**flow/run.sh**
```bash
#!/bin/bash
# the make line also repeats each setting of config.mk as NAME=value (left out here)
make -C /OpenROAD-flow-scripts/flow DESIGN_CONFIG=/design/flow/config.mk WORK_HOME=/design/flow/orfs CLKGATE_MAP_FILE= finish
```
**flow/config.mk**
```make
export PLATFORM = sky130hd
export DESIGN_NAME = radar
export DESIGN_NICKNAME = radar
export VERILOG_FILES = /design/flow/design.v
export SDC_FILE = /design/flow/constraint.sdc
export NUM_CORES = 4
export LEC_CHECK = 0
export CAP_MARGIN = 20
export CORE_MARGIN = 2
export CORE_UTILIZATION = 40
export SETUP_SLACK_MARGIN = 1.35
export SLEW_MARGIN = 20
```
**flow/constraint.sdc**
```tcl
create_clock -name core_clock -period 23.5 [get_ports {clk}]
set_input_delay 4.7000 -clock core_clock [delete_from_list [all_inputs] [get_ports {clk}]]
set_output_delay 4.7000 -clock core_clock [all_outputs]
set_load 0.01 [all_outputs]
```
**flow/design.v**
```verilog
`timescale 10ns/1ns
module servo( input clk, input rst, output reg PWM, input [1:0]boton_cambiar_grados );
integer contador;
integer frecuencia;
integer auxContador;
reg C;
always@(posedge clk) begin
if (rst) begin
	PWM<=0;
	contador<=0;
end else begin
PWM<=~boton_cambiar_grados;
	auxContador=auxContador+1;
	if(boton_cambiar_grados==1)
		begin
				contador<= contador +1;                      
				if (contador< 75_000) 
				begin
					PWM <= 1;
				end
				else
				if (contador < 1_900_000)  
				begin
				PWM <= 0;
				end
	end			
	else if(boton_cambiar_grados==2)
		begin
				contador<= contador +1;                      
				if (contador<150_000)  
				begin
					PWM <= 1;
				end
				else
				if (contador < 1_850_000)  
				begin
				PWM <= 0;
				end
	end	
	else if(boton_cambiar_grados==3)
		begin
				contador<= contador +1;                      
				if (contador<240_000)	 
				begin
					PWM <= 1;
				end
				else
				if (contador < 1_800_000)  
				begin
				PWM <= 0;
				end
	end
	if(contador >=2_100_000)  
	begin
		contador <= 0;
	end			
end
end
 endmodule 
module ultrasonido1(input ultra, input clk, input rst, input echo, output reg done, output reg trigger, output reg [15:0] distance);
	parameter divH = 1000; 
	parameter divL = 2000;
	integer countF;
	integer countEcho;
	always @(posedge clk) begin 
		if (rst | ultra) 
		begin 
			countF <= 0;
			trigger <= 0;
		end 
		else 
		begin
			countF <= countF +1;  
			if (countF < divH+1)
				trigger <= 1;
			else
			if (countF < divL+1)
				trigger <= 0;
			else 
				countF <= 0;
		end
	end
	always @(posedge clk) begin
		if (rst) begin
			countEcho <= 0;
			done <= 0;
			distance <= 0;
		end
		else if (echo == 1) begin
			countEcho <= countEcho +1;
			done <= 0;
		end
		else
		begin
			if (echo == 0 & countEcho != 0)	
				distance <= (~countEcho*340)/2000000;
				countEcho <=0;
				done <= 1; 	
		end
	end
endmodule
`timescale 10ns/1ns
 module radar(  input clk, input rst, input echo, input [1:0] boton_cambiar_grados, output done, output trigger,
 output [15:0] distance, output PWM, input ultra);
 servo   servo( .clk (clk), .rst(rst), .PWM(PWM), .boton_cambiar_grados(boton_cambiar_grados));
 ultrasonido1 ultrasonido2( .ultra(ultra), .clk(clk), .rst(rst),  .echo(echo), .done(done), .trigger(trigger),.distance(distance));
 endmodule
```
==> flow_metrics.py, run 1 <==
# Metrics from the implementation run
metrics = {
    "synthesis": {
        "yosysTopAreaCell": "dfxtp_1",
        "synth.area.mux_share": 0.0166,
        "yosys-top-cells-area": "dfxtp_1 (11%), xnor2_1 (8.0%), ha_1 (6.8%)",
        "ff_type": "dfxtp_1",
        "synthDominantCellAreaShare": 0.113,
        "ys_seq_frac": 0.113,
        "edf_count": 0,
        "ys_types": 143,
        "ys_ff": 115,
        "netlist_instances": 2725,
        "yosys-stat-cells": 2725,
        "ys_async_sr_fraction": 0,
        "syn_area_um2": 20300,
        "simple_gate_share": 0.275,
        "yosysWarnings": 2,
        "most_common_cell": "nor2_1",
        "syn_nets": 2888,
        "yosys_area_um2": 20300,
        "top_logic_kind": "AND-OR/OR-AND gates",
        "synthTopCellsByCount": "nor2_1 (307), nand2_1 (187), xnor2_1 (185)",
        "fa_ha_area_frac": 0.114,
        "syn_avg_cell_area_um2": 7.45,
        "synthAoiAreaFrac": 0.303,
        "xor_area_frac": 0.122,
    },
    "floorplan": {
        "die_h_um": 229,
        "ios": 25,
        "rows": 82,
        "die_w_um": 229,
        "core_um2": 50100,
        "die_area_um2": 52500,
        "fp_util": 0.405,
    },
    "sta": {
        "clock.fmax_mhz": 47.9,
        "slew_headroom": 0.371,
        "skew_ns": 0.0228,
        "period_minus_slack_ns": 20.89,
        "finalClockPeriodUsage": 0.889,
        "maxSlewViolCount": 0,
        "setup_violations": 0,
        "worst_slack_ns": 2.61,
        "hold_viol_final": 0,
        "finalSetupTns_ns": 0,
        "tightest_slew_ns": 0.936,
        "rsz0062_at_grt": "no",
    },
    "worst_setup_path": {
        "critPathMaxStageDelay_ns": 0.54,
        "cp_top_family": "AND-OR/OR-AND gates",
        "worst-r2r-cell-count": 67,
        "worst_setup_path_end_kind": "flip-flop",
        "reg2reg_slack_ns": 2.61,
        "rr_endpoint": "ultrasonido2.distance[10]",
        "r2r_start": "ultrasonido2.countEcho[10]",
        "critPathLaunch": "ultrasonido2.countEcho[10]",
        "path_buffers": 5,
        "crit_required_ns": 23.78,
        "worst-setup-path-type": "flip-flop to flip-flop",
        "startpoint_type": "flip-flop",
        "cp_num_cells": 67,
        "crit_slowest_cell": "fa_1",
        "cp_data_arrival_time_ns": 21.17,
        "crit_path_max_fanout": 46,
        "crit_end": "ultrasonido2.distance[10]",
    },
    "place": {
        "placed_cell_area_um2": 21100,
        "dp_slack_ns": 1.24,
        "place.gp.congestion": 0.954,
        "dp_hpwl_um": 52800,
        "port_buffers": 24,
    },
    "run": {
        "maxCapViolCount": 0,
        "warnings": 30,
    },
    "global_route": {
        "grt_pass1_wl_um": 107000,
        "grt_max_degree": 47,
        "first_global_vias": 20096,
        "grt_overflow": 0,
        "antenna_found_initial": 0,
        "grt_usage": 0.245,
    },
    "min_path": {
        "min_to": "ultrasonido2.distance[15]",
        "worstHoldPathType": "flip-flop to flip-flop",
        "min_from": "ultrasonido2.distance[15]",
        "min_path_cells": 1,
    },
    "drt": {
        "antenna_cells": 0,
        "wl_per_cell_um": 19.7,
        "wl_um": 66400,
        "num_vias": 20993,
        "drtIter0Drc": 1617,
        "ant_nets": 0,
        "drtPass1Iterations": 8,
        "drc": 0,
        "vias_per_cell": 6.22,
    },
    "finish": {
        "fin_nets": 2854,
        "area_delta_synth_final_pct": 8.16,
        "final_area_um2": 21900,
    },
    "cts": {
        "htreeDepth": 4,
        "clk_latency_ns": 0.42,
        "root_buffer": "clkbuf_16",
        "cts_sinks": 115,
        "clk_path_buf_depth": 2,
        "cts_tree": "built",
        "clkSlewWorstSetupHoldPaths_ns": 0.08,
        "cts_buffers": 17,
    },
    "run_status": {
        "outcome": "finished clean",
    },
}
## routing by layer
| layer | wire length, µm | global-route usage | share of wire |
|---|---|---|---|
| met1 | 29900 | 0.323 | 0.45 |
| met2 | 31100 | 0.418 | 0.47 |
| met3 | 3520 | 0.0279 | 0.053 |
| met4 | 1920 | 0.0751 | 0.029 |
| met5 | 0 | 0 | 0 |
## per-stage QoR
stage,std cells,hold slack (ns),util
6_report,3376,0.455,0.438
5_1_grt,3376,0.482,0.438
4_1_cts,3370,0.458,0.433
3_5_place_dp,3338,0.444,0.421
3_3_place_gp,3338,0.443,0.421
2_1_floorplan,2725,0.438,-
## area by class of cell
cell class	instances	area (µm²)
timing repair buffer	54	465
sequential	115	2300
clock inverter	15	186
tap	672	841
fill	5190	28100
multi-input combinational	2330	17100
inverter	173	649
clock buffer	17	425
## what timing repair did
item,in CTS,in global routing
hold buffers,0,0
resized,1,33
endpoints found under the setup margin,7,16
pin swaps,0,3
setup buffers,0,6
==> run 2, diff against run 1 <==
- CELL_PAD_IN_SITES_GLOBAL_PLACEMENT: default -> 0
- CORE_ASPECT_RATIO: default -> 1.78
- CORE_UTILIZATION: 40 -> 70
- CTS_CLUSTER_DIAMETER: default -> 393
- GPL_ROUTABILITY_DRIVEN: default -> 1
- PLACE_DENSITY_LB_ADDON: default -> 0.01
- SETUP_SLACK_MARGIN: 1.35 -> default
- TNS_END_PERCENT: default -> 25
- clock period: 23.5 -> 34.9 ns (I/O delays scaled with it)
==> flow_metrics.py, run 2 <==
# Metrics from the implementation run
metrics = {
    "floorplan": {
        "fp_util": 0.708,
        "core_um2": 28700,
        "ios": 25,
        "die_w_um": 132,
        "rows": 83,
        "die_h_um": 231,
        "die_area_um2": 30400,
    },
    "cts": {
        "cts_sinks": 115,
        "cts_tree": "built",
        "cts-resized-gates": 0,
        "htreeDepth": 4,
        "post_cts_buffers": 0,
        "hold_buffers": 0,
        "clk_latency_ns": 0.44,
        "root_buffer": "clkbuf_16",
        "clkSlewWorstSetupHoldPaths_ns": 0.06,
        "clk_path_buf_depth": 2,
        "cts_buffers": 17,
    },
    "min_path": {
        "min_path_cells": 1,
        "worstHoldPathType": "flip-flop to flip-flop",
        "min_to": "ultrasonido2.distance[13]",
        "min_from": "ultrasonido2.distance[13]",
    },
    "synthesis": {
        "yosysWarnings": 2,
        "edf_count": 0,
        "fa_ha_area_frac": 0.114,
        "yosys_area_um2": 20300,
        "syn_area_um2": 20300,
        "synth.area.mux_share": 0.0166,
        "xor_area_frac": 0.122,
        "netlist_instances": 2725,
        "ff_type": "dfxtp_1",
        "top_logic_kind": "AND-OR/OR-AND gates",
        "simple_gate_share": 0.275,
        "ys_seq_frac": 0.113,
        "yosys-stat-cells": 2725,
        "most_common_cell": "nor2_1",
        "yosysTopAreaCell": "dfxtp_1",
        "synthDominantCellAreaShare": 0.113,
        "ys_types": 143,
        "yosys-top-cells-area": "dfxtp_1 (11%), xnor2_1 (8.0%), ha_1 (6.8%)",
        "ys_async_sr_fraction": 0,
        "syn_avg_cell_area_um2": 7.45,
        "ys_ff": 115,
        "synthTopCellsByCount": "nor2_1 (307), nand2_1 (187), xnor2_1 (185)",
        "syn_nets": 2888,
        "synthAoiAreaFrac": 0.303,
    },
    "place": {
        "dp_slack_ns": 12.30,
        "dp_hpwl_um": 57300,
        "port_buffers": 24,
        "place.gp.congestion": 1.09,
    },
    "worst_setup_path": {
        "crit_end": "ultrasonido2.distance[8]",
        "r2r_start": "ultrasonido2.countEcho[6]",
        "crit_path_frequent_cell": "nor2_1",
        "worst_setup_path_end_kind": "flip-flop",
        "cp_num_cells": 64,
        "crit_required_ns": 35.19,
        "critPathLaunch": "ultrasonido2.countEcho[6]",
        "worst-setup-path-type": "flip-flop to flip-flop",
        "crit_slowest_cell": "nor4_2",
        "critPathMaxStageDelay_ns": 0.88,
        "cp_top_family": "AND-OR/OR-AND gates",
        "crit_path_max_fanout": 18,
        "reg2reg_slack_ns": 11.33,
        "path_buffers": 3,
        "worst-r2r-cell-count": 64,
        "cp_data_arrival_time_ns": 23.86,
        "startpoint_type": "flip-flop",
        "rr_endpoint": "ultrasonido2.distance[8]",
    },
    "finish": {
        "filler_cell_count": 2087,
        "fin_nets": 2843,
        "area_delta_synth_final_pct": 5.11,
    },
    "global_route": {
        "grt_max_degree": 47,
        "first_global_vias": 23953,
        "antenna_found_initial": 2,
        "grt_overflow": 0,
        "grt_usage": 0.521,
        "grt_pass1_wl_um": 127000,
    },
    "drt": {
        "drc": 0,
        "vias_per_cell": 7.70,
        "drtIter0Drc": 3176,
        "antenna_cells": 0,
        "ant_nets": 0,
        "wl_per_cell_um": 25.9,
        "num_vias": 23678,
        "drtPass1Iterations": 16,
        "wl_um": 79700,
    },
    "run_status": {
        "outcome": "finished clean",
    },
    "sta": {
        "finalClockPeriodUsage": 0.675,
        "finalSetupTns_ns": 0,
        "hold_viol_final": 0,
        "worst_slack_ns": 11.33,
        "slew_headroom": 0.0977,
        "tightest_slew_ns": 1.34,
        "rsz0062_at_grt": "no",
        "maxSlewViolCount": 0,
        "clock.fmax_mhz": 42.4,
        "skew_ns": 0.0149,
        "period_minus_slack_ns": 23.57,
        "setup_violations": 0,
    },
    "run": {
        "maxCapViolCount": 0,
        "warnings": 30,
    },
}
-- run 2: final cells by class --
type,count,area (µm²),share of cell area
clock buffer,21,450,0.0211
multi-input combinational,2330,16900,0.793
inverter,173,649,0.0304
tap,382,478,0.0224
clock inverter,11,153,0.00716
sequential,115,2300,0.108
timing repair buffer,43,383,0.0180
-- run 2: per-stage QoR --
| stage | area [µm²] | instances | hold WS (ns) | util |
|---|---|---|---|---|
| after CTS | 21300 | 3075 | 0.469 | 0.743 |
| after detailed placement | 20700 | 3043 | 0.441 | 0.722 |
| final | 21300 | 3075 | 0.474 | 0.744 |
| after global routing | 21300 | 3075 | 0.486 | 0.744 |
| after global placement | 20700 | 3043 | 0.435 | 0.722 |
| after floorplan | 20300 | 2725 | 0.438 | - |
-- run 2: layer usage --
metal	global-route usage	share of wire
met5	0	0.00040
met4	0.533	0.12
met3	0.162	0.088
met2	0.878	0.48
met1	0.487	0.31
==> run 3, diff against run 2 <==
- CTS_CLUSTER_DIAMETER: 393 -> 238
- SLEW_MARGIN: 20 -> 15
- clock period: 34.9 -> 18.1 ns (I/O delays scaled with it)
==> flow_metrics.py, run 3 <==
# Flow results
metrics = {
    "run_status": {
        "outcome": "did not finish",
        "stop_stage": "global routing",
        "tool.error": "[ERROR GRT-0232] Routing congestion too high. Check the congestion heatmap in the GUI.",
    },
    "floorplan": {
        "die_area_um2": 30400,
        "die_w_um": 132,
        "rows": 83,
        "core_um2": 28700,
        "fp_util": 0.708,
        "die_h_um": 231,
        "ios": 25,
    },
    "synthesis": {
        "ys_async_sr_fraction": 0,
        "netlist_instances": 2725,
        "ys_seq_frac": 0.113,
        "yosys-stat-cells": 2725,
        "edf_count": 0,
        "yosys_area_um2": 20300,
        "syn_nets": 2888,
        "yosysTopAreaCell": "dfxtp_1",
        "synth.area.mux_share": 0.0166,
        "ff_type": "dfxtp_1",
        "most_common_cell": "nor2_1",
        "yosys-top-cells-area": "dfxtp_1 (11%), xnor2_1 (8.0%), ha_1 (6.8%)",
        "fa_ha_area_frac": 0.114,
        "top_logic_kind": "AND-OR/OR-AND gates",
        "synthAoiAreaFrac": 0.303,
        "syn_area_um2": 20300,
        "xor_area_frac": 0.122,
        "simple_gate_share": 0.275,
        "syn_avg_cell_area_um2": 7.45,
        "ys_types": 143,
        "synthTopCellsByCount": "nor2_1 (307), nand2_1 (187), xnor2_1 (185)",
        "synthDominantCellAreaShare": 0.113,
        "ys_ff": 115,
        "yosysWarnings": 2,
    },
    "cts": {
        "htreeDepth": 4,
        "hold_buffers": 0,
        "cts_sinks": 115,
        "root_buffer": "clkbuf_16",
        "cts_buffers": 17,
        "clk_path_buf_depth": 2,
    },
    "global_route": {
        "grt_usage": 0.927,
        "grt_overflow": 1592,
    },
    "place": {
        "port_buffers": 24,
        "dp_hpwl_um": 57500,
        "place.gp.congestion": 1.15,
    },
}
[run 3: through the flow]
step,instances,cell area (µm²),utilization,worst slack (ns)
2_1_floorplan,2725,20300,-,0.823
4_1_cts,3339,23800,0.829,0.00820
3_5_place_dp,3284,22500,0.785,-0.680
3_3_place_gp,3282,22500,0.785,-0.360
[run 3: metal layers]
| metal | GRT overflow | track usage |
|---|---|---|
| met4 | 393 | 1.07 |
| met1 | 35 | 0.837 |
| met5 | 9 | 0.430 |
| met3 | 30 | 0.719 |
| met2 | 1125 | 1.17 |
[run 3: what timing repair did]
| item | in CTS |
|---|---|
| setup buffers | 24 |
| setup endpoints to repair | 16 |
| resized | 90 |
| pin swaps | 25 |
==> run 4, diff against run 3 <==
- CTS_CLUSTER_DIAMETER: 238 -> 393
- CTS_CLUSTER_SIZE: default -> 15
- PLACE_DENSITY_LB_ADDON: 0.01 -> 0.13
- SLEW_MARGIN: 15 -> 20
- clock period: 18.1 -> 28.5 ns (I/O delays scaled with it)
==> flow_metrics.py, run 4 <==
# Metrics from the implementation run
metrics = {
    "place": {
        "dp_hpwl_um": 58900,
        "dp_slack_ns": 5.96,
        "place_inst": 3045,
        "placed_cell_area_um2": 20700,
        "port_buffers": 24,
        "place.gp.congestion": 1.07,
    },
    "worst_setup_path": {
        "worst_setup_path_end_kind": "flip-flop",
        "critPathLaunch": "ultrasonido2.countEcho[18]",
        "path_buffers": 3,
        "rr_endpoint": "ultrasonido2.distance[10]",
        "critPathMaxStageDelay_ns": 0.91,
        "worst-setup-path-type": "flip-flop to flip-flop",
        "cp_data_arrival_time_ns": 24.22,
        "reg2reg_slack_ns": 4.59,
        "worst-r2r-cell-count": 64,
        "cp_num_cells": 64,
        "startpoint_type": "flip-flop",
        "crit_path_max_fanout": 46,
        "crit_slowest_cell": "o31ai_2",
        "crit_required_ns": 28.81,
        "r2r_start": "ultrasonido2.countEcho[18]",
        "crit_end": "ultrasonido2.distance[10]",
        "cp_top_family": "AND-OR/OR-AND gates",
    },
    "synthesis": {
        "yosysTopAreaCell": "dfxtp_1",
        "syn_nets": 2888,
        "fa_ha_area_frac": 0.114,
        "ys_seq_frac": 0.113,
        "ys_ff": 115,
        "yosysWarnings": 2,
        "edf_count": 0,
        "synthDominantCellAreaShare": 0.113,
        "simple_gate_share": 0.275,
        "syn_area_um2": 20300,
        "most_common_cell": "nor2_1",
        "synthTopCellsByCount": "nor2_1 (307), nand2_1 (187), xnor2_1 (185)",
        "xor_area_frac": 0.122,
        "top_logic_kind": "AND-OR/OR-AND gates",
        "yosys_area_um2": 20300,
        "synth.area.mux_share": 0.0166,
        "yosys-top-cells-area": "dfxtp_1 (11%), xnor2_1 (8.0%), ha_1 (6.8%)",
        "netlist_instances": 2725,
        "ys_async_sr_fraction": 0,
        "synthAoiAreaFrac": 0.303,
        "yosys-stat-cells": 2725,
        "syn_avg_cell_area_um2": 7.45,
        "ff_type": "dfxtp_1",
        "ys_types": 143,
    },
    "cts": {
        "cts_sinks": 115,
        "clkSlewWorstSetupHoldPaths_ns": 0.06,
        "htreeDepth": 4,
        "cts_buffers": 17,
        "cts_tree": "built",
        "clk_path_buf_depth": 2,
        "post_cts_buffers": 0,
        "hold_buffers": 0,
        "clk_latency_ns": 0.46,
        "root_buffer": "clkbuf_16",
        "cts-resized-gates": 0,
    },
    "run": {
        "maxCapViolCount": 0,
        "warnings": 32,
    },
    "sta": {
        "setup_violations": 0,
        "maxSlewViolCount": 0,
        "period_minus_slack_ns": 23.91,
        "tightest_slew_ns": 1.11,
        "clock.fmax_mhz": 41.8,
        "finalSetupTns_ns": 0,
        "finalClockPeriodUsage": 0.839,
        "worst_slack_ns": 4.59,
        "hold_viol_final": 0,
        "rsz0062_at_grt": "no",
        "slew_headroom": 0.256,
        "skew_ns": 0.0128,
    },
    "drt": {
        "vias_per_cell": 7.89,
        "drtIter0Drc": 3256,
        "drc": 0,
        "ant_nets": 0,
        "num_vias": 24293,
        "drtPass1Iterations": 10,
        "wl_per_cell_um": 27.4,
        "wl_um": 84500,
    },
    "floorplan": {
        "ios": 25,
        "fp_util": 0.708,
        "die_h_um": 231,
        "rows": 83,
        "die_area_um2": 30400,
        "die_w_um": 132,
        "core_um2": 28700,
    },
    "min_path": {
        "min_path_cells": 1,
        "min_from": "ultrasonido2.distance[15]",
        "min_to": "ultrasonido2.distance[15]",
        "worstHoldPathType": "flip-flop to flip-flop",
    },
    "global_route": {
        "grt_pass1_wl_um": 130000,
        "first_global_vias": 24470,
        "grt_overflow": 0,
        "grt_usage": 0.531,
        "grt_max_degree": 47,
        "antenna_found_initial": 3,
    },
    "finish": {
        "filler_cell_count": 2136,
        "area_delta_synth_final_pct": 4.81,
        "final_area_um2": 21300,
        "fin_cells": 3079,
        "fin_nets": 2845,
    },
    "run_status": {
        "outcome": "finished clean",
    },
}
==> run 4: stage by stage <==
step | hold slack [ns] | util
2_1_floorplan | 0.438 | -
3_3_place_gp | 0.436 | 0.722
3_5_place_dp | 0.449 | 0.722
4_1_cts | 0.458 | 0.741
5_1_grt | 0.499 | 0.742
6_report | 0.459 | 0.742
==> run 4: layout make-up <==
type	count	area, µm²	area share
multi-input combinational	2330	16900	0.794
sequential	115	2300	0.108
inverter	173	649	0.0305
tap	382	478	0.0225
clock buffer	19	443	0.0208
timing repair buffer	45	405	0.0191
clock inverter	13	98.8	0.00465
antenna	2	5.00	0.000235
==> run 4: layer usage <==
| layer | up-vias | GRT usage | routed length (µm) |
|---|---|---|---|
| met2 | 2203 | 0.889 | 38700 |
| met1 | 10917 | 0.469 | 25000 |
| met4 | 2 | 0.599 | 12100 |
| li1 | 10078 | - | - |
| met5 | - | 0 | 10 |
| met3 | 1093 | 0.177 | 8650 |
==> run 5, diff against run 4 <==
- ABC_AREA: default -> 1
- CELL_PAD_IN_SITES_GLOBAL_PLACEMENT: 0 -> 1
- CORE_ASPECT_RATIO: 1.78 -> 0.5
- CORE_UTILIZATION: 70 -> 58
- CTS_CLUSTER_SIZE: 15 -> 16
- GPL_ROUTABILITY_DRIVEN: 1 -> 0
- PLACE_DENSITY_LB_ADDON: 0.13 -> 0.18
- SETUP_SLACK_MARGIN: default -> 5.0
- clock period: 28.5 -> 39.6 ns (I/O delays scaled with it)
==> flow_metrics.py, run 5 <==
# Metrics from the implementation run
metrics = {
    "synthesis": {
        "yosys_area_um2": 22200,
        "netlist_instances": 3731,
        "yosysTopAreaCell": "nand2_1",
        "synthAoiAreaFrac": 0.0635,
        "ys_ff": 115,
        "top_logic_kind": "simple AND/OR/NAND/NOR gates",
        "yosysWarnings": 2,
        "syn_nets": 3894,
        "ys_seq_frac": 0.104,
        "syn_area_um2": 22200,
        "fa_ha_area_frac": 0.104,
        "simple_gate_share": 0.546,
        "syn_avg_cell_area_um2": 5.96,
        "ys_types": 68,
        "edf_count": 0,
        "yosys-top-cells-area": "nand2_1 (17%), dfxtp_1 (10%), inv_1 (8.9%)",
        "most_common_cell": "nand2_1",
        "synthDominantCellAreaShare": 0.168,
        "xor_area_frac": 0.0451,
        "ys_async_sr_fraction": 0,
        "synth.area.mux_share": 0,
        "yosys-stat-cells": 3731,
        "ff_type": "dfxtp_1",
        "synthTopCellsByCount": "nand2_1 (995), inv_1 (530), nand3_1 (392), nor2_1 (392), nand2_2 (206)",
    },
    "floorplan": {
        "die_area_um2": 40000,
        "core_um2": 37600,
        "die_h_um": 142,
        "fp_util": 0.591,
        "rows": 50,
        "die_w_um": 281,
        "ios": 25,
    },
    "drt": {
        "drc": 0,
        "antenna_cells": 0,
        "drtIter0Drc": 1845,
        "ant_nets": 0,
        "wl_per_cell_um": 14.1,
        "num_vias": 22648,
        "drtPass1Iterations": 7,
        "vias_per_cell": 5.33,
        "wl_um": 59900,
    },
    "worst_setup_path": {
        "path_buffers": 14,
        "rr_endpoint": "ultrasonido2.distance[12]",
        "crit_slowest_cell": "nand3_2",
        "worst-r2r-cell-count": 112,
        "r2r_start": "ultrasonido2.countEcho[12]",
        "cp_data_arrival_time_ns": 20.80,
        "crit_path_frequent_cell": "nand2_1",
        "crit_end": "ultrasonido2.distance[12]",
        "startpoint_type": "flip-flop",
        "crit_path_max_fanout": 51,
        "crit_required_ns": 39.89,
        "critPathMaxStageDelay_ns": 0.81,
        "cp_num_cells": 112,
        "critPathLaunch": "ultrasonido2.countEcho[12]",
        "worst_setup_path_end_kind": "flip-flop",
        "cp_top_family": "simple AND/OR/NAND/NOR gates",
        "worst-setup-path-type": "flip-flop to flip-flop",
        "reg2reg_slack_ns": 19.09,
    },
    "finish": {
        "fin_cells": 4253,
        "final_core_util": 0.614,
        "filler_cell_count": 3789,
        "comb_area_um2": 16900,
        "fin_nets": 3883,
        "regArea_um2": 2300,
        "area_delta_synth_final_pct": 3.90,
    },
    "place": {
        "dp_slack_ns": 19.32,
        "dp_hpwl_um": 50000,
        "port_buffers": 24,
        "place_inst": 4221,
    },
    "sta": {
        "tightest_slew_ns": 0.931,
        "finalSetupTns_ns": 0,
        "period_minus_slack_ns": 20.51,
        "worst_slack_ns": 19.09,
        "finalClockPeriodUsage": 0.518,
        "rsz0062_at_grt": "no",
        "setup_violations": 0,
        "clock.fmax_mhz": 48.8,
        "hold_viol_final": 0,
        "maxSlewViolCount": 0,
        "slew_headroom": 0.379,
        "skew_ns": 0.0158,
    },
    "cts": {
        "cts-resized-gates": 0,
        "cts_buffers": 17,
        "hold_buffers": 0,
        "clk_latency_ns": 0.42,
        "post_cts_buffers": 0,
        "cts_sinks": 115,
        "clk_path_buf_depth": 2,
        "htreeDepth": 4,
        "root_buffer": "clkbuf_16",
        "clkSlewWorstSetupHoldPaths_ns": 0.06,
        "cts_tree": "built",
    },
    "global_route": {
        "grt_max_degree": 52,
        "grt_pass1_wl_um": 100000,
        "grt_overflow": 0,
        "antenna_found_initial": 0,
        "grt_usage": 0.301,
        "first_global_vias": 20840,
    },
    "run": {
        "warnings": 32,
        "maxCapViolCount": 0,
    },
    "min_path": {
        "min_path_cells": 1,
        "min_from": "ultrasonido2.countF[0]",
        "min_to": "ultrasonido2.countF[0]",
        "worstHoldPathType": "flip-flop to flip-flop",
    },
    "run_status": {
        "outcome": "finished clean",
    },
}
-- run 5: final cells by class --
type	count	share of cell area
Multi-Input combinational cell	2934	0.730
Inverter	624	0.104
Sequential cell	115	0.0997
Tap cell	520	0.0282
Clock buffer	17	0.0184
Timing Repair Buffer	28	0.0117
Clock inverter	15	0.00802
-- run 5: per-stage QoR --
step,hold slack (ns),cell area [µm²]
2_1_floorplan,0.417,22200
6_report,0.447,23100
4_1_cts,0.447,23100
3_5_place_dp,0.438,22500
3_3_place_gp,0.428,22500
5_1_grt,0.463,23100
-- run 5: routing by layer --
metal | vias to the layer above | share of wire | track usage
li1 | 11742 | - | -
met1 | 10248 | 0.47 | 0.408
met2 | 568 | 0.46 | 0.512
met3 | 90 | 0.048 | 0.0271
met4 | 0 | 0.021 | 0.0867
met5 | - | 0 | 0
==> run 6, diff against run 5 <==
- CELL_PAD_IN_SITES_GLOBAL_PLACEMENT: 1 -> 3
- CORE_ASPECT_RATIO: 0.5 -> default
- CORE_MARGIN: 2 -> 6
- CORE_UTILIZATION: 58 -> 21
- CTS_CLUSTER_DIAMETER: 393 -> default
- CTS_CLUSTER_SIZE: 16 -> default
- MIN_ROUTING_LAYER: default -> met2
- PLACE_DENSITY: default -> 0.56
- PLACE_DENSITY_LB_ADDON: 0.18 -> default
- SETUP_SLACK_MARGIN: 5.0 -> -1.84
- TNS_END_PERCENT: 25 -> default
- clock period: 39.6 -> 34.0 ns (I/O delays scaled with it)
==> flow_metrics.py, run 6 <==
# Metrics from the implementation run
metrics = {
    "floorplan": {
        "ios": 25,
        "rows": 118,
        "fp_util": 0.213,
        "die_w_um": 337,
        "die_area_um2": 114000,
        "core_um2": 104000,
        "die_h_um": 337,
    },
    "synthesis": {
        "fa_ha_area_frac": 0.104,
        "yosys_area_um2": 22200,
        "synthTopCellsByCount": "nand2_1 (995), inv_1 (530), nand3_1 (392), nor2_1 (392), nand2_2 (206)",
        "syn_avg_cell_area_um2": 5.96,
        "syn_area_um2": 22200,
        "edf_count": 0,
        "ys_types": 68,
        "ff_type": "dfxtp_1",
        "syn_nets": 3894,
        "yosys-top-cells-area": "nand2_1 (17%), dfxtp_1 (10%), inv_1 (8.9%)",
        "synth.area.mux_share": 0,
        "synthAoiAreaFrac": 0.0635,
        "yosysTopAreaCell": "nand2_1",
        "yosys-stat-cells": 3731,
        "synthDominantCellAreaShare": 0.168,
        "most_common_cell": "nand2_1",
        "netlist_instances": 3731,
        "ys_async_sr_fraction": 0,
        "ys_seq_frac": 0.104,
        "top_logic_kind": "simple AND/OR/NAND/NOR gates",
        "yosysWarnings": 2,
        "xor_area_frac": 0.0451,
        "ys_ff": 115,
        "simple_gate_share": 0.546,
    },
    "global_route": {
        "grt_usage": 0.228,
        "grt_overflow": 0,
        "grt_pass1_wl_um": 134000,
        "grt_max_degree": 52,
        "first_global_vias": 34902,
        "antenna_found_initial": 0,
    },
    "drt": {
        "num_vias": 32217,
        "drtIter0Drc": 3654,
        "drc": 0,
        "drtPass1Iterations": 6,
        "wl_per_cell_um": 17.4,
        "wl_um": 88900,
        "vias_per_cell": 6.30,
        "ant_nets": 0,
        "antenna_cells": 0,
    },
    "worst_setup_path": {
        "crit_required_ns": 34.33,
        "cp_top_family": "simple AND/OR/NAND/NOR gates",
        "rr_endpoint": "ultrasonido2.distance[10]",
        "crit_path_max_fanout": 51,
        "worst-r2r-cell-count": 115,
        "critPathMaxStageDelay_ns": 0.79,
        "crit_slowest_cell": "nand3_2",
        "crit_path_frequent_cell": "nand2_1",
        "worst_setup_path_end_kind": "flip-flop",
        "cp_data_arrival_time_ns": 22.74,
        "reg2reg_slack_ns": 11.59,
        "crit_end": "ultrasonido2.distance[10]",
        "r2r_start": "ultrasonido2.countEcho[5]",
        "path_buffers": 15,
        "worst-setup-path-type": "flip-flop to flip-flop",
        "critPathLaunch": "ultrasonido2.countEcho[5]",
        "cp_num_cells": 115,
        "startpoint_type": "flip-flop",
    },
    "min_path": {
        "worstHoldPathType": "flip-flop to flip-flop",
        "min_path_cells": 1,
        "min_from": "ultrasonido2.countF[0]",
        "min_to": "ultrasonido2.countF[0]",
    },
    "cts": {
        "cts-resized-gates": 0,
        "cts_buffers": 17,
        "hold_buffers": 0,
        "clkSlewWorstSetupHoldPaths_ns": 0.06,
        "post_cts_buffers": 0,
        "cts_tree": "built",
        "htreeDepth": 4,
        "cts_sinks": 115,
        "clk_latency_ns": 0.46,
        "root_buffer": "clkbuf_16",
        "clk_path_buf_depth": 2,
    },
    "sta": {
        "clock.fmax_mhz": 44.6,
        "skew_ns": 0.0260,
        "hold_viol_final": 0,
        "period_minus_slack_ns": 22.41,
        "slew_headroom": 0.358,
        "maxSlewViolCount": 0,
        "finalClockPeriodUsage": 0.659,
        "rsz0062_at_grt": "no",
        "tightest_slew_ns": 0.961,
        "finalSetupTns_ns": 0,
        "setup_violations": 0,
    },
    "finish": {
        "filler_cell_count": 12149,
        "area_delta_synth_final_pct": 8.85,
        "fin_cells": 5117,
        "final_area_um2": 24200,
        "fin_nets": 3887,
    },
    "run_status": {
        "outcome": "finished clean",
    },
    "place": {
        "dp_hpwl_um": 73800,
        "placed_cell_area_um2": 23600,
        "port_buffers": 24,
        "place_inst": 5085,
    },
    "run": {
        "maxCapViolCount": 0,
        "warnings": 31,
    },
}
-- run 6: per-layer routing --
metal	share of wire	wire, µm	GRT usage
met3	0.43	38600	0.334
met4	0.030	2700	0.0191
met2	0.54	47600	0.272
met5	0.0010	89	0.0157
met1	0	0	-
-- run 6: final cells by class --
type,instances,area [µm²],area share
flip-flops and latches,115,2300,0.0951
repair buffers,32,300,0.0124
clock inverters,14,168,0.00693
inverters,624,2400,0.0992
well taps,1380,1730,0.0714
multi-input cells,2934,16900,0.697
clock buffers,18,439,0.0181
-- run 6: metrics by stage --
stage / util / hold WS [ns] / worst slack, ns
after floorplan: - / 0.417 / 19.85
after global placement: 0.226 / 0.433 / 12.26
after detailed placement: 0.226 / 0.435 / 12.17
after CTS: 0.232 / 0.450 / 12.13
after global routing: 0.232 / 0.470 / 9.45
final: 0.232 / 0.443 / 11.59
==> run 7, diff against run 6 <==
- CAP_MARGIN: 20 -> 15
- CELL_PAD_IN_SITES_GLOBAL_PLACEMENT: 3 -> 0
- CORE_ASPECT_RATIO: default -> 1.08
- CORE_MARGIN: 6 -> 2
- CORE_UTILIZATION: 21 -> 72
- CTS_CLUSTER_DIAMETER: default -> 393
- MIN_ROUTING_LAYER: met2 -> default
- PLACE_DENSITY: 0.56 -> default
- PLACE_DENSITY_LB_ADDON: default -> 0.01
- SETUP_SLACK_MARGIN: -1.84 -> 5.0
- TNS_END_PERCENT: default -> 25
- clock period: 34.0 -> 20.2 ns (I/O delays scaled with it)
==> flow_metrics.py, run 7 <==
# Flow results
metrics = {
    "run_status": {
        "outcome": "did not finish",
        "stop_stage": "global routing",
        "tool.error": "[ERROR DPL-0038] Utilization greater than 100%, impossible to legalize",
    },
    "floorplan": {
        "die_w_um": 173,
        "rows": 66,
        "ios": 25,
        "die_h_um": 187,
        "die_area_um2": 32300,
        "core_um2": 30200,
        "fp_util": 0.736,
    },
    "synthesis": {
        "synthAoiAreaFrac": 0.0635,
        "syn_area_um2": 22200,
        "yosys-stat-cells": 3731,
        "fa_ha_area_frac": 0.104,
        "netlist_instances": 3731,
        "ys_seq_frac": 0.104,
        "synthTopCellsByCount": "nand2_1 (995), inv_1 (530), nand3_1 (392), nor2_1 (392), nand2_2 (206)",
        "yosysWarnings": 2,
        "most_common_cell": "nand2_1",
        "ff_type": "dfxtp_1",
        "syn_nets": 3894,
        "simple_gate_share": 0.546,
        "synth.area.mux_share": 0,
        "synthDominantCellAreaShare": 0.168,
        "ys_types": 68,
        "yosys_area_um2": 22200,
        "edf_count": 0,
        "top_logic_kind": "simple AND/OR/NAND/NOR gates",
        "yosys-top-cells-area": "nand2_1 (17%), dfxtp_1 (10%), inv_1 (8.9%)",
        "ys_async_sr_fraction": 0,
        "xor_area_frac": 0.0451,
        "syn_avg_cell_area_um2": 5.96,
        "ys_ff": 115,
        "yosysTopAreaCell": "nand2_1",
    },
    "place": {
        "port_buffers": 24,
        "dp_hpwl_um": 50100,
        "dp_slack_ns": 0.619,
        "place_inst": 4111,
    },
    "cts": {
        "clk_path_buf_depth": 2,
        "cts_buffers": 17,
        "cts_sinks": 115,
        "htreeDepth": 4,
        "root_buffer": "clkbuf_16",
    },
}
-- run 7: repair_timing --
item                                    in CTS
hold buffers                                 0
pin swaps                                   92
cloned                                      26
setup buffers                              122
endpoints found under the setup margin      16
hold endpoints to repair                     0
resized                                    289
-- run 7: per-stage QoR --
| stage | area [µm²] |
|---|---|
| after detailed placement | 22400 |
| after global placement | 22400 |
| after CTS | 25400 |
| after floorplan | 22200 |
==> run 8, diff against run 7 <==
- ABC_AREA: 1 -> default
- CAP_MARGIN: 15 -> 10
- CELL_PAD_IN_SITES_GLOBAL_PLACEMENT: 0 -> 1
- CORE_ASPECT_RATIO: 1.08 -> 1.34
- CORE_UTILIZATION: 72 -> 32
- CTS_CLUSTER_DIAMETER: 393 -> 331
- CTS_CLUSTER_SIZE: default -> 36
- GPL_TIMING_DRIVEN: default -> 1
- MAX_ROUTING_LAYER: default -> met4
- SETUP_SLACK_MARGIN: 5.0 -> 2.52
- SLEW_MARGIN: 20 -> 5
- clock period: 20.2 -> 19.0 ns (I/O delays scaled with it)
==> flow_metrics.py, run 8 <==
# Metrics from the implementation run
metrics = {
    "drt": {
        "drtIter0Drc": 977,
        "vias_per_cell": 5.72,
        "num_vias": 22886,
        "drtPass1Iterations": 5,
        "ant_nets": 0,
        "wl_um": 84100,
        "wl_per_cell_um": 21.0,
        "drc": 0,
    },
    "finish": {
        "fin_cells": 4000,
        "area_delta_synth_final_pct": 47.1,
        "fin_nets": 3339,
        "regArea_um2": 2370,
        "final_area_um2": 29900,
        "comb_area_um2": 20600,
        "filler_cell_count": 6233,
    },
    "cts": {
        "cts_tree": "built",
        "clk_path_buf_depth": 2,
        "cts_buffers": 17,
        "root_buffer": "clkbuf_16",
        "htreeDepth": 4,
        "cts_sinks": 115,
        "clk_latency_ns": 0.43,
        "hold_buffers": 0,
        "clkSlewWorstSetupHoldPaths_ns": 0.06,
    },
    "synthesis": {
        "ff_type": "dfxtp_1",
        "synthTopCellsByCount": "nor2_1 (307), nand2_1 (187), xnor2_1 (185)",
        "simple_gate_share": 0.275,
        "xor_area_frac": 0.122,
        "ys_async_sr_fraction": 0,
        "synth.area.mux_share": 0.0166,
        "top_logic_kind": "AND-OR/OR-AND gates",
        "edf_count": 0,
        "yosys_area_um2": 20300,
        "syn_area_um2": 20300,
        "most_common_cell": "nor2_1",
        "ys_ff": 115,
        "fa_ha_area_frac": 0.114,
        "synthAoiAreaFrac": 0.303,
        "synthDominantCellAreaShare": 0.113,
        "yosysWarnings": 2,
        "yosys-top-cells-area": "dfxtp_1 (11%), xnor2_1 (8.0%), ha_1 (6.8%)",
        "ys_types": 143,
        "syn_avg_cell_area_um2": 7.45,
        "yosys-stat-cells": 2725,
        "netlist_instances": 2725,
        "syn_nets": 2888,
        "yosysTopAreaCell": "dfxtp_1",
        "ys_seq_frac": 0.113,
    },
    "worst_setup_path": {
        "startpoint_type": "flip-flop",
        "crit_path_frequent_cell": "buf_4",
        "crit_slowest_cell": "fa_1",
        "worst-r2r-cell-count": 81,
        "rr_endpoint": "ultrasonido2.distance[10]",
        "crit_required_ns": 19.29,
        "critPathMaxStageDelay_ns": 0.52,
        "crit_path_max_fanout": 7,
        "reg2reg_slack_ns": 1.80,
        "worst-setup-path-type": "flip-flop to flip-flop",
        "path_buffers": 21,
        "cp_data_arrival_time_ns": 17.50,
        "worst_setup_path_end_kind": "flip-flop",
        "r2r_start": "ultrasonido2.countEcho[10]",
        "critPathLaunch": "ultrasonido2.countEcho[10]",
        "crit_end": "ultrasonido2.distance[10]",
        "cp_num_cells": 81,
        "cp_top_family": "AND-OR/OR-AND gates",
    },
    "sta": {
        "finalClockPeriodUsage": 0.905,
        "clock.fmax_mhz": 58.1,
        "tightest_slew_ns": 1.21,
        "rsz0062_at_grt": "yes",
        "finalSetupTns_ns": 0,
        "skew_ns": 0.0149,
        "setup_violations": 0,
        "hold_viol_final": 0,
        "period_minus_slack_ns": 17.20,
        "maxSlewViolCount": 0,
        "slew_headroom": 0.195,
    },
    "run_status": {
        "outcome": "finished clean",
    },
    "global_route": {
        "grt_pass1_wl_um": 131000,
        "grt_max_degree": 33,
        "first_global_vias": 23216,
        "grt_usage": 0.259,
        "antenna_found_initial": 0,
        "grt_overflow": 0,
    },
    "floorplan": {
        "die_h_um": 295,
        "rows": 106,
        "die_w_um": 222,
        "fp_util": 0.324,
        "die_area_um2": 65500,
        "core_um2": 62600,
        "ios": 25,
    },
    "place": {
        "place_inst": 3658,
        "placed_cell_area_um2": 23200,
        "dp_hpwl_um": 65200,
        "port_buffers": 24,
    },
    "min_path": {
        "worstHoldPathType": "flip-flop to flip-flop",
        "min_to": "ultrasonido2.distance[13]",
        "min_from": "ultrasonido2.distance[13]",
        "min_path_cells": 1,
    },
    "run": {
        "maxCapViolCount": 0,
        "warnings": 33,
    },
}
==> run 8: layout make-up <==
| type | count | share of cell area |
|---|---|---|
| timing repair buffer | 535 | 0.151 |
| sequential | 115 | 0.0793 |
| inverter | 173 | 0.0244 |
| tap | 810 | 0.0340 |
| antenna | 1 | 0.0000838 |
| clock buffer | 18 | 0.0147 |
| multi-input combinational | 2334 | 0.690 |
| clock inverter | 14 | 0.00713 |
==> run 8: metal layers <==
layer  wire [µm]  global-route usage  up-vias  part of all wire
li1            -                   -    11072                 -
met1       33400               0.275    11179              0.40
met2       45300               0.496      462              0.54
met3        1570              0.0156      173             0.019
met4        3830               0.108        0             0.046
met5           0                   -        -                 0
==> run 8: per-stage QoR <==
stage	util	hold slack (ns)	setup WS [ns]
floorplan	-	0.438	2.48
global placement	0.371	0.447	-0.219
detailed placement	0.371	0.441	-0.178
CTS	0.451	0.454	1.88
global route	0.477	0.489	1.23
finish	0.477	0.449	1.80
==> run 8: repair_timing <==
action | CTS | global route
pin swaps | 216 | 130
cloned | 4 | 1
buffers inserted | 229 | 75
endpoints found under the setup margin | 16 | 16
resized | 473 | 181
==> run 9, diff against run 8 <==
- CAP_MARGIN: 10 -> 20
- SETUP_SLACK_MARGIN: 2.52 -> default
- clock period: 19.0 -> 39.6 ns (I/O delays scaled with it)
==> flow_metrics.py, run 9 <==
# Metrics from the implementation run
metrics = {
    "floorplan": {
        "die_w_um": 222,
        "fp_util": 0.324,
        "ios": 25,
        "rows": 106,
        "die_h_um": 295,
        "die_area_um2": 65500,
        "core_um2": 62600,
    },
    "drt": {
        "drtIter0Drc": 1013,
        "wl_um": 76300,
        "wl_per_cell_um": 21.7,
        "vias_per_cell": 5.86,
        "drtPass1Iterations": 5,
        "drc": 0,
        "ant_nets": 0,
        "num_vias": 20607,
    },
    "worst_setup_path": {
        "crit_required_ns": 39.89,
        "worst-r2r-cell-count": 67,
        "critPathLaunch": "ultrasonido2.countEcho[10]",
        "critPathMaxStageDelay_ns": 0.82,
        "crit_path_max_fanout": 46,
        "reg2reg_slack_ns": 16.69,
        "rr_endpoint": "ultrasonido2.distance[8]",
        "cp_num_cells": 67,
        "crit_end": "ultrasonido2.distance[8]",
        "cp_top_family": "AND-OR/OR-AND gates",
        "path_buffers": 5,
        "worst_setup_path_end_kind": "flip-flop",
        "worst-setup-path-type": "flip-flop to flip-flop",
        "crit_path_frequent_cell": "nor2_1",
        "r2r_start": "ultrasonido2.countEcho[10]",
        "crit_slowest_cell": "o21ai_1",
        "cp_data_arrival_time_ns": 23.20,
        "startpoint_type": "flip-flop",
    },
    "finish": {
        "area_delta_synth_final_pct": 8.16,
        "fin_nets": 2858,
    },
    "synthesis": {
        "syn_avg_cell_area_um2": 7.45,
        "edf_count": 0,
        "ys_async_sr_fraction": 0,
        "ys_ff": 115,
        "yosys-stat-cells": 2725,
        "yosys-top-cells-area": "dfxtp_1 (11%), xnor2_1 (8.0%), ha_1 (6.8%)",
        "syn_nets": 2888,
        "ys_types": 143,
        "xor_area_frac": 0.122,
        "yosysWarnings": 2,
        "simple_gate_share": 0.275,
        "synthTopCellsByCount": "nor2_1 (307), nand2_1 (187), xnor2_1 (185)",
        "synthDominantCellAreaShare": 0.113,
        "syn_area_um2": 20300,
        "netlist_instances": 2725,
        "yosysTopAreaCell": "dfxtp_1",
        "fa_ha_area_frac": 0.114,
        "ys_seq_frac": 0.113,
        "top_logic_kind": "AND-OR/OR-AND gates",
        "synthAoiAreaFrac": 0.303,
        "most_common_cell": "nor2_1",
        "synth.area.mux_share": 0.0166,
        "yosys_area_um2": 20300,
        "ff_type": "dfxtp_1",
    },
    "cts": {
        "cts_tree": "built",
        "clk_latency_ns": 0.42,
        "cts_buffers": 17,
        "root_buffer": "clkbuf_16",
        "clkSlewWorstSetupHoldPaths_ns": 0.06,
        "htreeDepth": 4,
        "cts_sinks": 115,
        "clk_path_buf_depth": 2,
        "post_cts_buffers": 0,
        "cts-resized-gates": 0,
        "hold_buffers": 0,
    },
    "global_route": {
        "grt_usage": 0.234,
        "antenna_found_initial": 1,
        "grt_overflow": 0,
        "grt_max_degree": 47,
        "grt_pass1_wl_um": 119000,
        "first_global_vias": 20352,
    },
    "min_path": {
        "min_from": "ultrasonido2.distance[11]",
        "worstHoldPathType": "flip-flop to flip-flop",
        "min_path_cells": 1,
        "min_to": "ultrasonido2.distance[11]",
    },
    "place": {
        "dp_slack_ns": 16.74,
        "port_buffers": 24,
        "dp_hpwl_um": 63100,
    },
    "sta": {
        "clock.fmax_mhz": 43.7,
        "setup_violations": 0,
        "tightest_slew_ns": 1.18,
        "finalClockPeriodUsage": 0.579,
        "slew_headroom": 0.206,
        "worst_slack_ns": 16.69,
        "maxSlewViolCount": 0,
        "hold_viol_final": 0,
        "period_minus_slack_ns": 22.91,
        "rsz0062_at_grt": "no",
        "finalSetupTns_ns": 0,
        "hold_slack_ns": 0.455,
        "skew_ns": 0.00833,
    },
    "run_status": {
        "outcome": "finished clean",
    },
    "run": {
        "warnings": 30,
        "maxCapViolCount": 0,
    },
}
[run 9: cell type report]
class                   count  area (µm²)
diodes                      1        2.50
clock buffers              20         447
clock inverters            12         155
fillers                  6828       40700
inverters                 173         649
multi-input cells        2330       16900
flip-flops and latches    115        2300
well taps                 810        1010
repair buffers             58         493
[run 9: per-layer routing]
layer  vias to the layer above  GRT usage  wire (µm)
li1                      10081          -          -
met4                         0     0.0908       2810
met2                       416      0.444      40600
met1                      9970      0.257      31400
met5                         -          -          0
met3                       140     0.0129       1530
[run 9: per-stage QoR]
step                      instances  utilization  area (µm²)
after floorplan                2725            -       20300
after global placement         3485        0.341       21300
after detailed placement       3486        0.341       21300
after CTS                      3518        0.351       21900
after global routing           3519        0.351       21900
final                          3519        0.351       21900
==> run 10, diff against run 9 <==
- ABC_AREA: default -> 1
- CELL_PAD_IN_SITES_GLOBAL_PLACEMENT: 1 -> 0
- CORE_ASPECT_RATIO: 1.34 -> 1.78
- CORE_UTILIZATION: 32 -> 70
- CTS_CLUSTER_DIAMETER: 331 -> 393
- CTS_CLUSTER_SIZE: 36 -> 15
- GPL_ROUTABILITY_DRIVEN: 0 -> 1
- GPL_TIMING_DRIVEN: 1 -> default
- MAX_ROUTING_LAYER: met4 -> default
- PLACE_DENSITY_LB_ADDON: 0.01 -> 0.13
- SLEW_MARGIN: 5 -> 20
- TNS_END_PERCENT: 25 -> 100
- clock period: 39.6 -> 23.7 ns (I/O delays scaled with it)
==> flow_metrics.py, run 10 <==
# Metrics from the implementation run
metrics = {
    "global_route": {
        "grt_max_degree": 52,
        "grt_pass1_wl_um": 124000,
        "antenna_found_initial": 1,
        "grt_usage": 0.478,
        "first_global_vias": 24643,
        "grt_overflow": 0,
    },
    "worst_setup_path": {
        "crit_path_frequent_cell": "nand2_1",
        "rr_endpoint": "ultrasonido2.distance[14]",
        "crit_required_ns": 24.00,
        "worst_setup_path_end_kind": "flip-flop",
        "reg2reg_slack_ns": 2.60,
        "cp_top_family": "simple AND/OR/NAND/NOR gates",
        "critPathLaunch": "ultrasonido2.countEcho[25]",
        "r2r_start": "ultrasonido2.countEcho[25]",
        "cp_num_cells": 109,
        "startpoint_type": "flip-flop",
        "crit_slowest_cell": "nand3_2",
        "worst-r2r-cell-count": 109,
        "crit_path_max_fanout": 51,
        "cp_data_arrival_time_ns": 21.40,
        "critPathMaxStageDelay_ns": 0.74,
        "path_buffers": 13,
        "crit_end": "ultrasonido2.distance[14]",
        "worst-setup-path-type": "flip-flop to flip-flop",
    },
    "synthesis": {
        "fa_ha_area_frac": 0.104,
        "syn_area_um2": 22200,
        "netlist_instances": 3731,
        "ys_ff": 115,
        "ys_async_sr_fraction": 0,
        "simple_gate_share": 0.546,
        "synthAoiAreaFrac": 0.0635,
        "syn_avg_cell_area_um2": 5.96,
        "yosys-stat-cells": 3731,
        "yosys-top-cells-area": "nand2_1 (17%), dfxtp_1 (10%), inv_1 (8.9%)",
        "syn_nets": 3894,
        "xor_area_frac": 0.0451,
        "most_common_cell": "nand2_1",
        "top_logic_kind": "simple AND/OR/NAND/NOR gates",
        "yosysWarnings": 2,
        "synth.area.mux_share": 0,
        "ys_types": 68,
        "yosys_area_um2": 22200,
        "edf_count": 0,
        "ff_type": "dfxtp_1",
        "synthTopCellsByCount": "nand2_1 (995), inv_1 (530), nand3_1 (392), nor2_1 (392), nand2_2 (206)",
        "ys_seq_frac": 0.104,
        "yosysTopAreaCell": "nand2_1",
        "synthDominantCellAreaShare": 0.168,
    },
    "drt": {
        "ant_nets": 0,
        "wirelength_met1_um": 24400,
        "highest-signal-layer": "met5",
        "vias_per_cell": 6.08,
        "antenna_cells": 0,
        "num_vias": 25130,
        "drtPass1Iterations": 9,
        "wl_per_cell_um": 19.1,
        "drtIter0Drc": 2370,
        "drc": 0,
        "wl_met2_um": 37600,
        "detailroute.wirelength.met3_um": 7070,
        "wl_um": 78900,
    },
    "sta": {
        "hold_viol_final": 0,
        "finalClockPeriodUsage": 0.890,
        "slew_headroom": 0.143,
        "period_minus_slack_ns": 21.10,
        "clock.fmax_mhz": 47.4,
        "finalSetupTns_ns": 0,
        "rsz0062_at_grt": "no",
        "setup_violations": 0,
        "maxSlewViolCount": 0,
        "tightest_slew_ns": 1.28,
        "skew_ns": 0.0115,
    },
    "min_path": {
        "min_to": "ultrasonido2.countF[0]",
        "min_path_cells": 1,
        "min_from": "ultrasonido2.countF[0]",
        "worstHoldPathType": "flip-flop to flip-flop",
    },
    "finish": {
        "area_delta_synth_final_pct": 3.06,
        "fin_nets": 3884,
        "filler_cell_count": 2614,
        "regArea_um2": 2300,
        "comb_area_um2": 16900,
        "fin_cells": 4134,
    },
    "place": {
        "port_buffers": 24,
        "place_inst": 4101,
        "dp_hpwl_um": 59800,
        "place.gp.congestion": 1.09,
    },
    "cts": {
        "post_cts_buffers": 0,
        "clk_path_buf_depth": 2,
        "root_buffer": "clkbuf_16",
        "cts_sinks": 115,
        "cts_buffers": 17,
        "htreeDepth": 4,
        "clkSlewWorstSetupHoldPaths_ns": 0.07,
        "cts-resized-gates": 0,
        "hold_buffers": 0,
        "cts_tree": "built",
        "clk_latency_ns": 0.44,
    },
    "floorplan": {
        "die_w_um": 138,
        "ios": 25,
        "core_um2": 31500,
        "fp_util": 0.707,
        "die_area_um2": 33300,
        "rows": 87,
        "die_h_um": 242,
    },
    "run": {
        "warnings": 31,
        "maxCapViolCount": 0,
    },
    "run_status": {
        "outcome": "finished clean",
    },
}
[run 10: per-layer routing]
metal	GRT usage	up-vias
met5	0	-
met2	0.799	1522
met4	0.471	2
met3	0.146	679
met1	0.442	11205
li1	-	11722
[run 10: final cells by class]
| type | instances | area share |
|---|---|---|
| multi-input cells | 2934 | 0.736 |
| flip-flops and latches | 115 | 0.100 |
| clock inverters | 15 | 0.00612 |
| repair buffers | 29 | 0.0123 |
| clock buffers | 17 | 0.0186 |
| well taps | 400 | 0.0218 |
| inverters | 624 | 0.105 |
[run 10: metrics by stage]
stage          area (µm²)  hold slack (ns)  worst slack (ns)   util
2_1_floorplan       22200            0.417              9.55      -
3_3_place_gp        22300            0.433              4.10  0.710
3_5_place_dp        22300            0.461              3.37  0.710
4_1_cts             22900            0.470              3.21  0.728
5_1_grt             22900            0.496             0.845  0.728
6_report            22900            0.466              2.60  0.728
==> run 11, diff against run 10 <==
- CELL_PAD_IN_SITES_GLOBAL_PLACEMENT: 0 -> default
- CORE_ASPECT_RATIO: 1.78 -> default
- CORE_UTILIZATION: 70 -> 72
- CTS_CLUSTER_DIAMETER: 393 -> 348
- CTS_CLUSTER_SIZE: 15 -> 100
- GPL_ROUTABILITY_DRIVEN: 1 -> default
- PLACE_DENSITY: default -> 0.37
- PLACE_DENSITY_LB_ADDON: 0.13 -> default
- TNS_END_PERCENT: 100 -> 10
- clock period: 23.7 -> 16.1 ns (I/O delays scaled with it)
==> flow_metrics.py, run 11 <==
# Metrics from the implementation run
metrics = {
    "worst_setup_path": {
        "worst-r2r-cell-count": 114,
        "r2r_start": "ultrasonido2.countEcho[18]",
        "crit_slowest_cell": "fa_1",
        "cp_data_arrival_time_ns": 16.41,
        "startpoint_type": "flip-flop",
        "crit_required_ns": 16.39,
        "crit_path_max_fanout": 11,
        "critPathMaxStageDelay_ns": 0.56,
        "cp_top_family": "simple AND/OR/NAND/NOR gates",
        "reg2reg_slack_ns": -0.02,
        "critPathLaunch": "ultrasonido2.countEcho[18]",
        "path_buffers": 21,
        "rr_endpoint": "ultrasonido2.distance[8]",
        "cp_num_cells": 114,
        "worst_setup_path_end_kind": "flip-flop",
        "crit_end": "ultrasonido2.distance[8]",
        "worst-setup-path-type": "flip-flop to flip-flop",
    },
    "floorplan": {
        "die_w_um": 180,
        "die_area_um2": 32300,
        "core_um2": 30500,
        "die_h_um": 180,
        "rows": 64,
        "fp_util": 0.729,
        "ios": 25,
    },
    "finish": {
        "final_core_util": 0.853,
        "fin_nets": 4090,
        "area_delta_synth_final_pct": 17.1,
        "fin_cells": 4337,
    },
    "drt": {
        "drtIter0Drc": 2918,
        "ant_nets": 0,
        "wl_um": 71500,
        "num_vias": 26045,
        "wl_per_cell_um": 16.5,
        "vias_per_cell": 6.01,
        "drtPass1Iterations": 18,
        "drc": 0,
    },
    "min_path": {
        "min_to": "ultrasonido2.countF[0]",
        "worstHoldPathType": "flip-flop to flip-flop",
        "min_path_cells": 1,
        "min_from": "ultrasonido2.countF[0]",
    },
    "synthesis": {
        "yosysWarnings": 2,
        "netlist_instances": 3731,
        "fa_ha_area_frac": 0.104,
        "yosys-top-cells-area": "nand2_1 (17%), dfxtp_1 (10%), inv_1 (8.9%)",
        "yosys-stat-cells": 3731,
        "ys_ff": 115,
        "ff_type": "dfxtp_1",
        "synth.area.mux_share": 0,
        "top_logic_kind": "simple AND/OR/NAND/NOR gates",
        "edf_count": 0,
        "synthDominantCellAreaShare": 0.168,
        "ys_types": 68,
        "yosysTopAreaCell": "nand2_1",
        "simple_gate_share": 0.546,
        "syn_avg_cell_area_um2": 5.96,
        "ys_async_sr_fraction": 0,
        "ys_seq_frac": 0.104,
        "yosys_area_um2": 22200,
        "syn_nets": 3894,
        "xor_area_frac": 0.0451,
        "synthAoiAreaFrac": 0.0635,
        "most_common_cell": "nand2_1",
        "syn_area_um2": 22200,
        "synthTopCellsByCount": "nand2_1 (995), inv_1 (530), nand3_1 (392), nor2_1 (392), nand2_2 (206)",
    },
    "place": {
        "port_buffers": 24,
        "dp_slack_ns": -0.885,
        "dp_hpwl_um": 50300,
        "place.gp.congestion": 1.01,
        "place_inst": 4167,
    },
    "sta": {
        "hold_slack_ns": 0.450,
        "skew_ns": 0.0157,
        "hold_viol_final": 0,
        "period_minus_slack_ns": 16.12,
        "maxSlewViolCount": 0,
        "tightest_slew_ns": 0.950,
        "worst_slack_ns": -0.0247,
        "setup_violations": 2,
        "finalClockPeriodUsage": 1.00,
        "slew_headroom": 0.363,
        "clock.fmax_mhz": 62.0,
        "finalSetupTns_ns": -0.0297,
        "rsz0062_at_grt": "yes",
    },
    "cts": {
        "hold_buffers": 0,
        "clk_latency_ns": 0.43,
        "htreeDepth": 4,
        "clk_path_buf_depth": 2,
        "clkSlewWorstSetupHoldPaths_ns": 0.07,
        "cts_buffers": 17,
        "cts_sinks": 115,
        "cts_tree": "built",
        "root_buffer": "clkbuf_16",
    },
    "global_route": {
        "grt_usage": 0.382,
        "grt_pass1_wl_um": 106000,
        "grt_max_degree": 33,
        "antenna_found_initial": 0,
        "first_global_vias": 23398,
        "grt_overflow": 0,
    },
    "run": {
        "maxCapViolCount": 0,
        "warnings": 34,
    },
    "run_status": {
        "violations": "negative setup slack",
        "outcome": "failed layout checks",
    },
}
[run 11: repair_timing]
action,4_1_cts,5_1_grt
setup endpoints to repair,16,16
buffers inserted,18,96
cloned,6,17
resized,23,304
pin swaps,12,93
[run 11: final cells by class]
| class | count | area, µm² |
|---|---|---|
| multi-input combinational | 2953 | 18300 |
| timing repair buffer | 216 | 1910 |
| sequential | 115 | 2310 |
| antenna | 1 | 2.50 |
| clock buffer | 17 | 425 |
| tap | 396 | 495 |
| clock inverter | 15 | 185 |
| fill | 1898 | 4480 |
| inverter | 624 | 2430 |
[run 11: routing by layer]
metal / part of all wire / vias up / global-route usage
met5: 0 / - / 0
met4: 0.060 / 0 / 0.185
met3: 0.090 / 441 / 0.0452
met2: 0.48 / 1613 / 0.672
met1: 0.37 / 11806 / 0.461
li1: - / 12185 / -
[run 11: per-stage QoR]
step / area (µm²)
2_1_floorplan: 22200
3_3_place_gp: 22900
3_5_place_dp: 22900
4_1_cts: 23800
5_1_grt: 26000
6_report: 26000
